// Mips_Processor
module Mips_Processor (
    input             clk,
    input             rst,
    output     [15:0] mem_addr,
    output            mem_wr,
    output     [15:0] mem_wdata,
    input      [15:0] mem_rdata,
    output reg        wb_we,
    output reg [3:0]  wb_rd,
    output reg [15:0] wb_data
);
clock: 7.53 ns
lec_check: 0
cap_margin: 20
core_margin: 2
core_utilization: 72
max_routing_layer: met4
place_density: 0.65
slew_margin: 20
tns_end_percent: 5
run.sh (not shown) runs the stock make flow with config.mk's settings and CLKGATE_MAP_FILE=.
The baseline completed, yet does not pass: setup timing.
Rerun with:
Settings changed: ABC_AREA from default to 1, CAP_MARGIN 20 to 5, CORE_UTILIZATION 72 to 69, CTS_CLUSTER_SIZE from default to 97, MAX_ROUTING_LAYER met4 to default, PLACE_DENSITY 0.65 to 0.38, TNS_END_PERCENT 5 to 10.
Clock period 7.53 ns to 8.53 ns, I/O delays scaled along.
=>
- The changed run finished clean
- register-to-register slack gets better by 1.1 ns
- worst setup slack gains 1.1 ns
- synthesized cell count rises by 24%
- sequential share of layout area is higher by 2.7 points
- routed wire length is lower by 11%
- cell count goes up by 11%
- area after synthesis climbs by 0.58%
- design area shrinks by 8.1%
Rerun with:
Settings changed: ABC_AREA 1 to default, CAP_MARGIN 5 to 20, CORE_MARGIN 2 to 3, CORE_UTILIZATION 69 to 40, CTS_CLUSTER_SIZE 97 to default, GPL_ROUTABILITY_DRIVEN from default to 0, GPL_TIMING_DRIVEN from default to 0, PLACE_DENSITY 0.38 to default, TNS_END_PERCENT 10 to default.
Clock period 8.53 ns to 11.0 ns, I/O delays scaled along.
Final area came out higher by 3.2%.
Critical path depth decreases by 4.
Worst setup slack gains 0.066 ns.
Clock-buffer cell count decreases by 6.
Wire length rose by 7.2%.
Rerun with:
Settings changed: CORE_ASPECT_RATIO from default to 1.04, CORE_MARGIN 3 to 2, CORE_UTILIZATION 40 to 70, CTS_CLUSTER_DIAMETER from default to 342, CTS_CLUSTER_SIZE from default to 24, GPL_ROUTABILITY_DRIVEN 0 to 1, GPL_TIMING_DRIVEN 0 to 1, PLACE_DENSITY from default to 0.65, SETUP_SLACK_MARGIN from default to 0.05, SLEW_MARGIN 20 to 25, TNS_END_PERCENT from default to 100.
Clock period 11.0 ns to 6.23 ns, I/O delays scaled along.
Effect: The new run ran to the end with violations: setup timing; wire length barely changes; non-clock buffer count went up by 272; critical path depth went down by 1.
Rerun with:
Settings changed: ABC_AREA from default to 1, CORE_UTILIZATION 70 to 72, CTS_CLUSTER_DIAMETER 342 to 232, CTS_CLUSTER_SIZE 24 to 32, MAX_ROUTING_LAYER from default to met4, SETUP_SLACK_MARGIN 0.05 to 1.95.
Clock period 6.23 ns to 6.59 ns, I/O delays scaled along.
Outcome: The changed run never finished: it broke off in global routing (5_1_grt); synthesized area went up slightly; die area went down by a few percent; synthesized cell count went up by a quarter to a third.

* * *

== epsilon ==
Mips_Processor again, from the RTL that the note above started with.
clock: 9.25 ns
lec_check: 0
cap_margin: 20
core_aspect_ratio: 1.06
core_margin: 7
core_utilization: 32
cts_cluster_diameter: 342
cts_cluster_size: 24
gpl_routability_driven: 1
gpl_timing_driven: 0
hold_slack_margin: 0.14
place_density: 0.65
slew_margin: 5
tns_end_percent: 100
epsilon was carried through to the last stage, and its layout satisfied the timing, DRC and antenna checks.
For beta, these inputs were changed with respect to epsilon:
Settings: an added ABC_AREA of 1; a change of SLEW_MARGIN from 5 to 20; a change of CORE_MARGIN from 7 to 2; a deleted GPL_ROUTABILITY_DRIVEN that had been 1; a deleted CORE_ASPECT_RATIO that had been 1.06; a deleted TNS_END_PERCENT that had been 100; a change of CORE_UTILIZATION from 32 to 72; a change of PLACE_DENSITY from 0.65 to 0.6; a deleted HOLD_SLACK_MARGIN that had been 0.14; a change of CTS_CLUSTER_SIZE from 24 to 100; a change of CTS_CLUSTER_DIAMETER from 342 to 222; a deleted GPL_TIMING_DRIVEN that had been 0; a change of the clock period (ns, I/O delays scaled along) from 9.25 to 5.89.
Notes after the runs:
- Going from epsilon to beta, number of unique standard cell types used by synthesis moved down, number of rows in the core area went down 45.
- Diff epsilon -> beta: post-synthesis sequential area ratio shrank by 0.21 points, parity-gate share of the synthesized area counting xor and xnor cells decreased by 0.89 points relative to the old numbers.
- epsilon and beta: one clean run, epsilon; the rest did not finish clean.
- The log for beta ends in 5_1_grt with error GRT-0232, so the run never completed.
- From epsilon to beta the numbers moved as follows: share of synthesized cell area in and-or and or-and compound cells now sits higher, post-synthesis cell area now sits higher.

* * *

## job 6937
Mips_Processor again, from the RTL that the note above started with.
Settings: LEC_CHECK=0, CAP_MARGIN=20, CORE_MARGIN=2, CORE_UTILIZATION=64, MAX_ROUTING_LAYER=met4, PLACE_DENSITY=0.6, SLEW_MARGIN=20; clock period 7.53 ns.
The layout from job 6937, despite a flow that completed every stage, fails the layout checks, with the failing checks listed as setup timing.
Relative to job 6937, the following input files were edited for job 3366:
-- flow/config.mk --
<<< job 6937, line 6
export NUM_CORES = 4
export LEC_CHECK = 0
export CAP_MARGIN = 20
export CORE_MARGIN = 2
>>> job 3366, line 6
export NUM_CORES = 4
export LEC_CHECK = 0
export ABC_AREA = 1
export CAP_MARGIN = 20
export CORE_MARGIN = 2
<<< job 6937, line 12
export PLACE_DENSITY = 0.6
export SLEW_MARGIN = 20
>>> job 3366, line 13
export PLACE_DENSITY = 0.6
export SLEW_MARGIN = 20
export TNS_END_PERCENT = 5
==> flow/constraint.sdc <==
create_clock -name core_clock -period 6.81 [get_ports {clk}]
set_input_delay 1.3620 -clock core_clock [delete_from_list [all_inputs] [get_ports {clk}]]
set_output_delay 1.3620 -clock core_clock [all_outputs]
set_load 0.01 [all_outputs]
==> results <==
- Job 3366 completed end to end; final checks failed (setup timing).
- [compare] base=job 6937 new=job 3366: via count of the first global-routing pass shows an increase of about 3%, routed length on met1 shows an increase of 990 um, fmax shows an increase of 13 MHz.
- Comparing job 3366 and job 6937, the lower hold path depth is on job 3366.
- exmem_rd[1] as the beginning of the critical path was reported by job 6937, and wb_rd[0] by job 3366.
- Job 3366: flip-flop and latch share of the layout cell area 0.42 points above job 6937
- Diff job 3366 and job 6937: combined area of all synthesized cells higher in job 3366
The inputs of job 1859 differ from those of job 3366 as listed below.
==> flow/config.mk <==
export PLATFORM = sky130hd
export DESIGN_NAME = Mips_Processor
export DESIGN_NICKNAME = Mips_Processor
export VERILOG_FILES = /design/flow/design.v
export SDC_FILE = /design/flow/constraint.sdc
export NUM_CORES = 4
export LEC_CHECK = 0
export CAP_MARGIN = 20
export CORE_MARGIN = 2
export CORE_UTILIZATION = 60
export SLEW_MARGIN = 20
==> flow/constraint.sdc <==
create_clock -name core_clock -period 7.4 [get_ports {clk}]
set_input_delay 1.4800 -clock core_clock [delete_from_list [all_inputs] [get_ports {clk}]]
set_output_delay 1.4800 -clock core_clock [all_outputs]
set_load 0.01 [all_outputs]
==> results <==
- In job 1859 the implementation completed, yet the final layout does not meet the checks, the culprit being setup timing.
- Job 1859 vs. job 3366: sequential share of layout area lower; number of setup violations in the final report higher.
- Diff job 3366 -> job 1859 | setup slack | decrease of 0.27 ns
- Comparing the two runs side by side, job 1859 comes out behind job 3366 on register-to-register slack.
- Number of H-tree levels came out exactly the same in job 1859 and job 3366.
- Diff job 3366 -> job 1859: upper clock frequency limit has decreased; global router's overall resource usage shows a reduction of 3.7 points.

* * *

Mips_Processor again, from the RTL that the note above started with.
clock: 10.4 ns
lec_check: 0
cap_margin: 20
core_margin: 2
core_utilization: 40
place_density: 0.6
slew_margin: 20
The baseline ran to the end with no violations.
Then changed:
Clock period 10.4 ns to 17.9 ns, I/O delays scaled along.
Result: The changed run finished with timing, DRC and antenna clean. Die size stays the same. Synthesized area is unchanged. Global-route usage goes down by 0.60 points. Setup slack is better by 7.5 ns. Wire length falls by 2.1%. Flip-flop count is unchanged. Critical path depth goes up by 1.
Then changed:
Settings changed: SETUP_SLACK_MARGIN set to 0.24.
Clock period 17.9 ns to 10.4 ns, I/O delays scaled along.
- core utilization came out higher by 0.28 points
- hold slack gets better by 0.013 ns
- design area came out higher by 0.62%
- global-route usage went up by 0.60 points
- final cell count rises by 0.71%
- wire length went up by 2.1%
- area after synthesis is unchanged
